job 8401:
==> flow/design.v (excerpt) <==
module mult_unsigned #(
		parameter WIDTHA = 16,
		parameter WIDTHB = 24,
		parameter PIPELINE_DEPTH = 4
)
(
	input clk,rst,
	input [WIDTHA -1 :0] A,
	input [WIDTHB -1 :0] B,
	output [WIDTHA + WIDTHB - 1:0] result
);
==> flow/config.mk <==
export PLATFORM = sky130hd
export DESIGN_NAME = mult_unsigned
export DESIGN_NICKNAME = mult_unsigned
export VERILOG_FILES = /design/flow/design.v
export SDC_FILE = /design/flow/constraint.sdc
export NUM_CORES = 4
export LEC_CHECK = 0
export ABC_AREA = 1
export CAP_MARGIN = 20
export CORE_MARGIN = 2
export CORE_UTILIZATION = 72
export CTS_CLUSTER_DIAMETER = 400
export CTS_CLUSTER_SIZE = 100
export SLEW_MARGIN = 20
==> flow/constraint.sdc <==
create_clock -name core_clock -period 4.42 [get_ports {clk}]
set_input_delay 0.8840 -clock core_clock [delete_from_list [all_inputs] [get_ports {clk}]]
set_output_delay 0.8840 -clock core_clock [all_outputs]
set_load 0.01 [all_outputs]
run.sh (not shown) runs the stock make flow with config.mk's settings and CLKGATE_MAP_FILE=.
Run status, job 8401: aborted in global routing (5_1_grt), error ODB-0269
Here is what was changed in the inputs of job 2002 compared with job 8401.
-- flow/config.mk --
<<< job 8401, line 12
export CTS_CLUSTER_DIAMETER = 400
export CTS_CLUSTER_SIZE = 100
>>> job 2002, line 12
export PLACE_DENSITY = 0.78
==> flow/constraint.sdc <==
create_clock -name core_clock -period 5.44 [get_ports {clk}]
set_input_delay 1.0880 -clock core_clock [delete_from_list [all_inputs] [get_ports {clk}]]
set_output_delay 1.0880 -clock core_clock [all_outputs]
set_load 0.01 [all_outputs]
## What came out
The final report for job 2002 shows a completed flow and a layout that fails verification, specifically setup timing. From job 8401 to job 2002, hold-fix buffer count after cts did not move at all. Job 2002 vs. job 8401: post-cts gate resize count went down 83%; synthesized-area fraction occupied by ao, oa, aoi and oai cells held.
Setup changes, job 2002 to job 7295
-- flow/config.mk --
<<< job 2002, line 12
export PLACE_DENSITY = 0.78
>>> job 7295, line 12
export MAX_ROUTING_LAYER = met4
export SETUP_SLACK_MARGIN = 1.24
==> flow/constraint.sdc <==
create_clock -name core_clock -period 4.33 [get_ports {clk}]
set_input_delay 0.8660 -clock core_clock [delete_from_list [all_inputs] [get_ports {clk}]]
set_output_delay 0.8660 -clock core_clock [all_outputs]
set_load 0.01 [all_outputs]
==> results <==
For job 7295, the flow was terminated by a tool error in global routing (5_1_grt) and produced no final design. Job 2002 -> job 7295: register bit count reported by yosys delta 0, exact match. As far as die size goes, job 2002 and job 7295 are indistinguishable; the numbers are identical. Looking at weighted congestion at the end of routability-driven global placement, job 7295 sits 3.6% below job 2002. Row number of gates given a new drive strength after cts: job 7295 higher / job 2002 lower. Re number of buffers added for setup after CTS: job 7295 is 39 up on job 2002.
[inputs] job 7060 vs job 7295
-- flow/config.mk --
<<< job 7295, line 8
export ABC_AREA = 1
>>> job 7060, line 8
<<< job 7295, line 11
export CORE_UTILIZATION = 72
export MAX_ROUTING_LAYER = met4
export SETUP_SLACK_MARGIN = 1.24
>>> job 7060, line 10
export CORE_UTILIZATION = 40
==> flow/constraint.sdc <==
create_clock -name core_clock -period 8.0 [get_ports {clk}]
set_input_delay 1.6000 -clock core_clock [delete_from_list [all_inputs] [get_ports {clk}]]
set_output_delay 1.6000 -clock core_clock [all_outputs]
set_load 0.01 [all_outputs]
==> results <==
- Across both runs, distinct cell type count after synthesis was higher for job 7060 than for job 7295.
- Diff job 7295 -> job 7060 | post-synth area from yosys stat | decrease of about 5%
- From job 7060 to job 7295, deepest level of the CTS H-tree did not move at all.
- Job 7060 | status: complete | timing, DRC, antenna: pass
- Per the comparison of job 7060 with job 7295, count of placed standard cells including taps decreased 12%; die area up about 70%; instance tally after logic synthesis shrank by 432.
- Global placement routability congestion down 7.7% in job 7060 wrt job 7295
- [job 7060] overall die height rose 30% relative to job 7295

--- another note on this design; it stands on its own ---

==> v24: inputs <==
==> flow/design.v <==
module mult_unsigned #(
		parameter WIDTHA = 16,
		parameter WIDTHB = 24,
		parameter PIPELINE_DEPTH = 4
)
(
	input clk,rst,
	input [WIDTHA -1 :0] A,
	input [WIDTHB -1 :0] B,
	output [WIDTHA + WIDTHB - 1:0] result
);
reg [WIDTHA -1 :0] rA;
reg [WIDTHB -1 :0] rB;
reg [WIDTHA + WIDTHB - 1:0] M [PIPELINE_DEPTH-1:0];
integer i;
always @(posedge clk or posedge rst)
begin
	if (rst) begin
		rA <= 0;
		rB <= 0;
		for (i=0; i<PIPELINE_DEPTH; i=i+1)
		  M[i] <=0;
		end
	else
	begin
		rA <= A;
		rB <= B;
		M[0] <= rA * rB;
		for (i=0; i<PIPELINE_DEPTH-1; i=i+1)
			M[i+1] <= M[i];
	end
end
assign result = M[PIPELINE_DEPTH-1];
endmodule
==> flow/run.sh <==
#!/bin/bash
# the make line also repeats each setting of config.mk as NAME=value (left out here)
make -C /OpenROAD-flow-scripts/flow DESIGN_CONFIG=/design/flow/config.mk WORK_HOME=/design/flow/orfs CLKGATE_MAP_FILE= finish
==> flow/config.mk <==
export PLATFORM = sky130hd
export DESIGN_NAME = mult_unsigned
export DESIGN_NICKNAME = mult_unsigned
export VERILOG_FILES = /design/flow/design.v
export SDC_FILE = /design/flow/constraint.sdc
export NUM_CORES = 4
export LEC_CHECK = 0
export ABC_AREA = 1
export CAP_MARGIN = 20
export CORE_MARGIN = 2
export CORE_UTILIZATION = 72
export CTS_CLUSTER_DIAMETER = 400
export CTS_CLUSTER_SIZE = 12
export PLACE_DENSITY_LB_ADDON = 0.03
export SETUP_SLACK_MARGIN = 0.72
export SLEW_MARGIN = 20
==> flow/constraint.sdc <==
create_clock -name core_clock -period 4.42 [get_ports {clk}]
set_input_delay 0.8840 -clock core_clock [delete_from_list [all_inputs] [get_ports {clk}]]
set_output_delay 0.8840 -clock core_clock [all_outputs]
set_load 0.01 [all_outputs]
==> v2 (differences from v24) <==
--- a/flow/config.mk
+++ b/flow/config.mk
@@ -10,7 +10,4 @@
 export CORE_MARGIN = 2
 export CORE_UTILIZATION = 72
-export CTS_CLUSTER_DIAMETER = 400
-export CTS_CLUSTER_SIZE = 12
-export PLACE_DENSITY_LB_ADDON = 0.03
-export SETUP_SLACK_MARGIN = 0.72
+export PLACE_DENSITY_LB_ADDON = 0.28
 export SLEW_MARGIN = 20
==> flow/constraint.sdc (replaced) <==
create_clock -name core_clock -period 5.33 [get_ports {clk}]
set_input_delay 1.0660 -clock core_clock [delete_from_list [all_inputs] [get_ports {clk}]]
set_output_delay 1.0660 -clock core_clock [all_outputs]
set_load 0.01 [all_outputs]
==> notes <==
Synthesized area is the same in v2 and v24. In synthesized cell count, v2 and v24 do not differ. v24 died in global routing (5_1_grt) on GRT-0232. v2 ran to the end with violations: setup timing. In die area, v24 and v2 do not differ.
==> figures <==
item                                                                             v24                        v2
Number of cells in the design after placement                                  2,577                     2,542
Fraction of the mapped netlist area in simple logic gates                     15.03%                    15.03%
Count of instances resized after the clock tree is built                         157                       103
Share of flip-flops with an asynchronous set or reset                         100.0%                    100.0%
Detailed-placement wirelength estimate                                      37.78 mm                  34.95 mm
Pre-CTS setup slack                                                        -1.132 ns                -0.3107 ns
Post-CTS Setup Inserts                                                            23                        26
Placement-stage cell area                                                21,180 um^2               20,410 um^2
Number of primary I/O pins                                                        82                        82
RD Place Congestion                                                           0.9332                    0.9610
Result of the run                                          aborted with a tool error  finished with violations
Last stage reached                                          global routing (5_1_grt)                         -
Reasons for failing layout checks                                                  -              setup timing
